Design main, start of the top module:
module main(
    input clk,
    input rst,
    input btnl,
	 input btnd,
	 input btnr,
	 input btnp,
	 input [3:0] speed,
    output [7:0] led,
	 output [6:0] seg,
	 output [3:0] an
    );
localparam DB_BITS  = 10;    
localparam DIV_MAX  = 2999;  
localparam DIV_BITS = 12;
localparam SEG_BITS = 10;    
wire [3:0] bebida;
wire [3:0] total;
wire [3:0] cambio;
reg [3:0] display;
wire reset_wire; 
wire reset_contador_wire;
wire cobrar_wire;
wire cancel_wire; 
wire hundred_wire; 
wire five_hundred_wire;
wire [2:0] c_type;
wire [2:0] c_type_saved;
wire t_expired;
wire [2:0] ing_type;
wire [1:0] t_value;
wire on_temp;
wire start_timer;
wire ok;
assign led[1:0] = 2'b00;
Debouncer #(.CNT_BITS(DB_BITS)) coffee(
	.clk(clk),
	.rst(rst),
	.signal(speed[0]),
	.signal_state(bebida[0])
);
Debouncer #(.CNT_BITS(DB_BITS)) coffee_milk(
	.clk(clk),
	.rst(rst),
	.signal(speed[1]),
	.signal_state(bebida[1])
);
Debouncer #(.CNT_BITS(DB_BITS)) cappuc(
	.clk(clk),
	.rst(rst),
	.signal(speed[2]),
	.signal_state(bebida[2])
);
Debouncer #(.CNT_BITS(DB_BITS)) mocca(
	.clk(clk),
	.rst(rst),
	.signal(speed[3]),
	.signal_state(bebida[3])
);
Debouncer #(.CNT_BITS(DB_BITS)) cancel(
		.clk(clk),
	.rst(rst),
		.signal(btnd),
		.signal_state(cancel_wire)
);
Debouncer #(.CNT_BITS(DB_BITS)) reset(
		.clk(clk),
	.rst(rst),
		.signal(btnp),
		.signal_state(reset_wire)
);
Debouncer #(.CNT_BITS(DB_BITS)) hundred_coin(
		.clk(clk),
	.rst(rst),
		.signal(btnl),
		.signal_up(hundred_wire)
);
Debouncer #(.CNT_BITS(DB_BITS)) five_hundred_coin(
		.clk(clk),
	.rst(rst),
		.signal(btnr),
		.signal_up(five_hundred_wire)
);
SelectBebida selector(
	.switches(bebida),
	.c_type(c_type)
);
seven_segment #(.SEG_BITS(SEG_BITS)) seven_seg(
		.clk(clk),
	.rst(rst),
		.in(display),
		.seg(seg),
		.an(an)
);
Comparador comparador (
	.clk(clk),
	.rst(rst),
	.dinero(total),
	.c_type(c_type),
	.cambio(cambio),
	.ok(ok)
);
assign reset_contador_wire = cancel_wire||cobrar_wire;
Contador monedero(
		.clk(clk),
	.rst(rst),
		.one(hundred_wire),
		.five(five_hundred_wire),
		.reset(reset_contador_wire),
		.total(total)
);
temporizador #(.DIV_MAX(DIV_MAX), .DIV_BITS(DIV_BITS)) temp(
	.clk_100MHz(clk),
	.rst(rst),
	.value(t_value),
	.start_timer(start_timer),
  ...
Size in the first run: about 940 cells after synthesis, roughly 200 flip-flops, roughly 8500 um2 of cells after synthesis.
clock: 2.79 ns
lec_check: 0
abc_area: 0
cap_margin: 20
cell_pad_in_sites_detail_placement: 1
cell_pad_in_sites_global_placement: 3
core_aspect_ratio: 0.55
core_margin: 5
core_utilization: 16
cts_cluster_size: 16
gpl_routability_driven: 0
gpl_timing_driven: 0
max_routing_layer: met4
min_routing_layer: met1
place_density_lb_addon: 0.07
slew_margin: 0
run.sh (not shown) runs the stock make flow with config.mk's settings and CLKGATE_MAP_FILE=.
Rerun with:
CAP_MARGIN = 30   (was 20)
CELL_PAD_IN_SITES_DETAIL_PLACEMENT = unset   (was 1)
CELL_PAD_IN_SITES_GLOBAL_PLACEMENT = 0   (was 3)
CORE_MARGIN = 2   (was 5)
CORE_UTILIZATION = 57   (was 16)
CTS_CLUSTER_SIZE = unset   (was 16)
GPL_ROUTABILITY_DRIVEN = unset   (was 0)
GPL_TIMING_DRIVEN = unset   (was 0)
MIN_ROUTING_LAYER = unset   (was met1)
PLACE_DENSITY_LB_ADDON = 0.09   (was 0.07)
SETUP_SLACK_MARGIN = 0.89   (was unset)
clock period = 3.03 ns   (was 2.79 ns; I/O delays follow)
Effect: Worst hold slack is worse by 0.0054 ns. Routed wire length falls by 29%. Sequential share of layout area rises by 2.9 points. Clock power falls by 31%. Clock skew falls by 0.016 ns. Final cell count falls by 31%.
Rerun with:
CORE_ASPECT_RATIO = 1.02   (was 0.55)
CORE_UTILIZATION = 72   (was 57)
CTS_CLUSTER_DIAMETER = 45   (was unset)
PLACE_DENSITY_LB_ADDON = 0.19   (was 0.09)
SETUP_SLACK_MARGIN = 0.16   (was 0.89)
clock period = 2.27 ns   (was 3.03 ns; I/O delays follow)
The changed run finished clean.
Cell area rose by 1.5%.
Combinational power came out higher by about 38%.
Global-route usage grows by 6.1 points.
Via count increases by 4.6%.
Core utilization goes up by 19 points.
Worst hold slack loses 0.050 ns.
Setup slack loses 0.69 ns.
Cell count went down by about 2.5%.
Total power rises by about 50%.
Count of clock-buffer cells in the layout is higher by 2.
Rerun with:
CORE_ASPECT_RATIO = 1.15   (was 1.02)
CTS_CLUSTER_DIAMETER = 183   (was 45)
CTS_CLUSTER_SIZE = 14   (was unset)
SETUP_SLACK_MARGIN = unset   (was 0.16)
SLEW_MARGIN = 40   (was 0)
clock period = 2.25 ns   (was 2.27 ns; I/O delays follow)
Outcome: The changed run finished but failed the layout checks on negative setup slack; non-clock buffer count goes down by 6; power decreases by 12%; wire length drops by 5.3%; clock skew hardly moves.
Rerun with:
CTS_CLUSTER_SIZE = unset   (was 14)
SLEW_MARGIN = 0   (was 40)
clock period = 2.74 ns   (was 2.25 ns; I/O delays follow)
What happened: The new run went through all stages and came out clean; worst setup slack gains 0.36 ns; fmax fell by 5.2%; cell area fell by 0.51%; critical path depth rose by 1; clock-buffer cell count rose by 15; via count fell by 2.8%.
Rerun with:
CAP_MARGIN = 0   (was 30)
CORE_ASPECT_RATIO = 1.02   (was 1.15)
CTS_CLUSTER_DIAMETER = 45   (was 183)
SETUP_SLACK_MARGIN = 0.31   (was unset)
clock period = 2.27 ns   (was 2.74 ns; I/O delays follow)
Now the flow finished with negative setup slack left.
Cell area goes up by 7.4%.
Via count is higher by 11%.
Sequential share of layout area is lower by 2.7 points.
Synthesized cell count stays the same.
Worst setup slack got worse by 0.30 ns.
Wire length went up by 30%.
Hold slack got worse by 0.037 ns.
Register-to-register slack is worse by 0.30 ns.
Utilization grows by 5.0 points.

---

Starting RTL as in the previous note.
clock: 2.34 ns
lec_check: 0
cap_margin: 20
core_margin: 2
core_utilization: 72
setup_slack_margin: -0.19
slew_margin: 20
The first run ran to the end with violations: negative setup slack.
Rerun with:
--- a/flow/config.mk
+++ b/flow/config.mk
@@ -9,4 +9,3 @@
 export CORE_MARGIN = 2
-export CORE_UTILIZATION = 72
-export SETUP_SLACK_MARGIN = -0.19
+export CORE_UTILIZATION = 40
 export SLEW_MARGIN = 20
==> flow/constraint.sdc (replaced) <==
create_clock -name core_clock -period 3.49 [get_ports {clk}]
set_input_delay 0.6980 -clock core_clock [delete_from_list [all_inputs] [get_ports {clk}]]
set_output_delay 0.6980 -clock core_clock [all_outputs]
set_load 0.01 [all_outputs]
=> With this change the flow passed the timing, DRC and antenna checks. Routed wire length fell by 13%. Synthesized cell count does not change. Clock power decreases by 31%. Cell area rises by 0.56%. Die area goes up by 77%.
Rerun with:
--- a/flow/config.mk
+++ b/flow/config.mk
@@ -7,5 +7,9 @@
 export LEC_CHECK = 0
+export ABC_AREA = 1
 export CAP_MARGIN = 20
 export CORE_MARGIN = 2
-export CORE_UTILIZATION = 40
+export CORE_UTILIZATION = 72
+export CTS_CLUSTER_DIAMETER = 366
+export CTS_CLUSTER_SIZE = 10
+export SETUP_SLACK_MARGIN = 0.7
 export SLEW_MARGIN = 20
==> flow/constraint.sdc (replaced) <==
create_clock -name core_clock -period 2.37 [get_ports {clk}]
set_input_delay 0.4740 -clock core_clock [delete_from_list [all_inputs] [get_ports {clk}]]
set_output_delay 0.4740 -clock core_clock [all_outputs]
set_load 0.01 [all_outputs]
Effect: Cell area climbs by 2.8%; combinational power climbs by 86%; synthesized area climbs by about 3.4%; count of clock-buffer cells in the layout drops by 4.
Rerun with:
--- a/flow/config.mk
+++ b/flow/config.mk
@@ -7,3 +7,2 @@
 export LEC_CHECK = 0
-export ABC_AREA = 1
 export CAP_MARGIN = 20
@@ -11,5 +10,6 @@
 export CORE_UTILIZATION = 72
-export CTS_CLUSTER_DIAMETER = 366
-export CTS_CLUSTER_SIZE = 10
-export SETUP_SLACK_MARGIN = 0.7
+export CTS_CLUSTER_DIAMETER = 356
+export CTS_CLUSTER_SIZE = 14
+export PLACE_DENSITY_LB_ADDON = 0.06
+export SETUP_SLACK_MARGIN = 0.28
 export SLEW_MARGIN = 20
==> flow/constraint.sdc (replaced) <==
create_clock -name core_clock -period 2.27 [get_ports {clk}]
set_input_delay 0.4540 -clock core_clock [delete_from_list [all_inputs] [get_ports {clk}]]
set_output_delay 0.4540 -clock core_clock [all_outputs]
set_load 0.01 [all_outputs]
This time the run reached the layout checks and failed them: negative setup slack.
Total power drops by 3.9%.
Via count drops by 6.3%.
Clock skew stays flat.
Design area drops by 2.0%.

---

Starting RTL as in the previous note.
==> flow/config.mk <==
export PLATFORM = sky130hd
export DESIGN_NAME = main
export DESIGN_NICKNAME = main
export VERILOG_FILES = /design/flow/design.v
export SDC_FILE = /design/flow/constraint.sdc
export NUM_CORES = 4
export LEC_CHECK = 0
export ABC_AREA = 1
export CAP_MARGIN = 20
export CORE_ASPECT_RATIO = 0.89
export CORE_MARGIN = 2
export CORE_UTILIZATION = 72
export CTS_CLUSTER_SIZE = 90
export HOLD_SLACK_MARGIN = 0.29
export PLACE_DENSITY = 0.35
export SETUP_SLACK_MARGIN = 0.6
export SLEW_MARGIN = 20
==> flow/constraint.sdc <==
create_clock -name core_clock -period 2.25 [get_ports {clk}]
set_input_delay 0.4500 -clock core_clock [delete_from_list [all_inputs] [get_ports {clk}]]
set_output_delay 0.4500 -clock core_clock [all_outputs]
set_load 0.01 [all_outputs]
The starting point finished with timing, DRC and antenna clean.
Edit:
--- a/flow/config.mk
+++ b/flow/config.mk
@@ -8,9 +8,7 @@
 export ABC_AREA = 1
 export CAP_MARGIN = 20
-export CORE_ASPECT_RATIO = 0.89
 export CORE_MARGIN = 2
 export CORE_UTILIZATION = 72
 export CTS_CLUSTER_SIZE = 90
-export HOLD_SLACK_MARGIN = 0.29
 export PLACE_DENSITY = 0.35
 export SETUP_SLACK_MARGIN = 0.6
Effect: The changed run produced a clean layout. Non-clock buffer count drops by 3. Setup slack gets better by 7.3 ps. First-iteration DRC count goes up by 27%. Clock power rose by 22%.

---

main again, from the RTL that the note above started with.
make LEC_CHECK=0 ABC_AREA=1 CAP_MARGIN=20 CORE_MARGIN=2 CORE_UTILIZATION=72 CTS_CLUSTER_SIZE=90 PLACE_DENSITY_LB_ADDON=0.08 SETUP_SLACK_MARGIN=0.6 SLEW_MARGIN=20 finish   # period 2.29 ns
Rerun with:
--- a/flow/config.mk
+++ b/flow/config.mk
@@ -8 +7,0 @@
-export ABC_AREA = 1
@@ -12,3 +11,3 @@
-export CTS_CLUSTER_SIZE = 90
-export PLACE_DENSITY_LB_ADDON = 0.08
-export SETUP_SLACK_MARGIN = 0.6
+export CTS_CLUSTER_DIAMETER = 210
+export PLACE_DENSITY_LB_ADDON = 0.27
+export SETUP_SLACK_MARGIN = 0.2
==> flow/constraint.sdc (replaced) <==
create_clock -name core_clock -period 2.34 [get_ports {clk}]
set_input_delay 0.4680 -clock core_clock [delete_from_list [all_inputs] [get_ports {clk}]]
set_output_delay 0.4680 -clock core_clock [all_outputs]
set_load 0.01 [all_outputs]
The new run completed without violations.
Global-route usage came out higher by 3.1 points.
Total power came out lower by 0.44%.
Worst setup slack degrades by 0.22 ns.
Routed wire length came out higher by 11%.
Synthesized cell count came out lower by 20%.
Core utilization came out higher by 1.0 points.
Rerun with:
--- a/flow/config.mk
+++ b/flow/config.mk
@@ -12,2 +12,2 @@
-export PLACE_DENSITY_LB_ADDON = 0.27
-export SETUP_SLACK_MARGIN = 0.2
+export PLACE_DENSITY = 0.35
+export SETUP_SLACK_MARGIN = 0.67
=> Now the flow finished with setup timing left; total power goes up by about 2.7%; area after synthesis stays the same; first-iteration DRC count goes up by about 50%; wire length goes up by about 24%; hold slack gets better by 0.0040 ns; maximum frequency goes down by about 11%; die size stays the same; final area goes up by about 5.4%.
Rerun with:
--- a/flow/config.mk
+++ b/flow/config.mk
@@ -10,4 +10 @@
-export CORE_UTILIZATION = 72
-export CTS_CLUSTER_DIAMETER = 210
-export PLACE_DENSITY = 0.35
-export SETUP_SLACK_MARGIN = 0.67
+export CORE_UTILIZATION = 30
==> flow/constraint.sdc (replaced) <==
create_clock -name core_clock -period 4.05 [get_ports {clk}]
set_input_delay 0.8100 -clock core_clock [delete_from_list [all_inputs] [get_ports {clk}]]
set_output_delay 0.8100 -clock core_clock [all_outputs]
set_load 0.01 [all_outputs]
- With this change the flow passed the timing, DRC and antenna checks
- area after synthesis is unchanged
- die area rose by 130%
- setup slack improved by 1.6 ns
- clock power falls by 46%

---

## run 1
main again, from the RTL that the note above started with.
export LEC_CHECK = 0
export ABC_AREA = 1
export CAP_MARGIN = 20
export CELL_PAD_IN_SITES_DETAIL_PLACEMENT = 0
export CELL_PAD_IN_SITES_GLOBAL_PLACEMENT = 3
export CORE_MARGIN = 6
export CORE_UTILIZATION = 42
export GPL_TIMING_DRIVEN = 1
export MIN_ROUTING_LAYER = met1
export PLACE_DENSITY_LB_ADDON = 0.08
export SETUP_SLACK_MARGIN = 0.25
export SLEW_MARGIN = 0
export TNS_END_PERCENT = 50
create_clock -name core_clock -period 6.71 [get_ports {clk}]
What ended run 1 was a tool error in global placement without I/O (3_1_place_gp_skip_io); the run never finished.
--- input diff run 1..run 2 ---
- a deleted PLACE_DENSITY_LB_ADDON that had been 0.08
- a deleted TNS_END_PERCENT that had been 50
- a change of SLEW_MARGIN from 0 to 20
- a change of CORE_MARGIN from 6 to 2
- a deleted CELL_PAD_IN_SITES_GLOBAL_PLACEMENT that had been 3
- a deleted GPL_TIMING_DRIVEN that had been 1
- an added CTS_CLUSTER_SIZE of 90
- a deleted MIN_ROUTING_LAYER that had been met1
- a deleted CELL_PAD_IN_SITES_DETAIL_PLACEMENT that had been 0
- a change of CORE_UTILIZATION from 42 to 70
- a change of SETUP_SLACK_MARGIN from 0.25 to 0.6
- a change of the clock period (ns, I/O delays scaled along) from 6.71 to 2.31
--- outcome ---
- Run 2: all stages complete, timing, DRC and antenna checks passed
- Against run 1, run 2 reports a area of the core region that is lower.
- Share of synthesized area occupied by flip-flops and latches essentially unchanged between run 2 and run 1.
- Run 1 and run 2 ended up with nearly the same share of flip-flops with an asynchronous set or reset after synthesis.
- Compared to run 1, run 2 was floorplanned on a smaller die.
- Per the comparison of run 2 with run 1, post-synthesis simple-gate area fraction saw little to no change, count of flip-flops with a built-in enable after synthesis roughly the same, pre-placement core utilization grew by 29 points.
Modified inputs, run 3 compared to run 2
- removing SETUP_SLACK_MARGIN (formerly 0.6)
- removing ABC_AREA (formerly 1)
- changing CORE_UTILIZATION from 70 to 40
- removing CTS_CLUSTER_SIZE (formerly 90)
- setting CORE_ASPECT_RATIO to 0.51 for the first time
- changing CORE_MARGIN from 2 to 5
- setting CELL_PAD_IN_SITES_DETAIL_PLACEMENT to 1 for the first time
- changing the clock period (ns, I/O delays scaled along) from 2.31 to 10.0
Findings:
Run 3: PASS, flow complete, no timing, DRC or antenna violations
From run 2 to run 3 the numbers moved as follows: depth of the worst register-to-register path shrank by 6, post-synthesis mux area share grew by 0.48 points, count of plain and timing-repair buffers in the layout fell 17, HPWL after detailed placement grew by 26%.
temp.clk_dev.contador[5] as the endpoint of the most critical setup path was reported by run 3, and comparador.cambio[2] by run 2.
Kind of critical path: reg -> reg -> run 2, in -> reg -> run 3
Synthesized instance count sits lower in run 3 than in run 2.
Delta (run 3 minus run 2): number of synthesized flops with an enable pin about even; first-pass GRT wire length rose about 18%.
Power figures rest on the tool's default switching activity, not on a simulated workload.
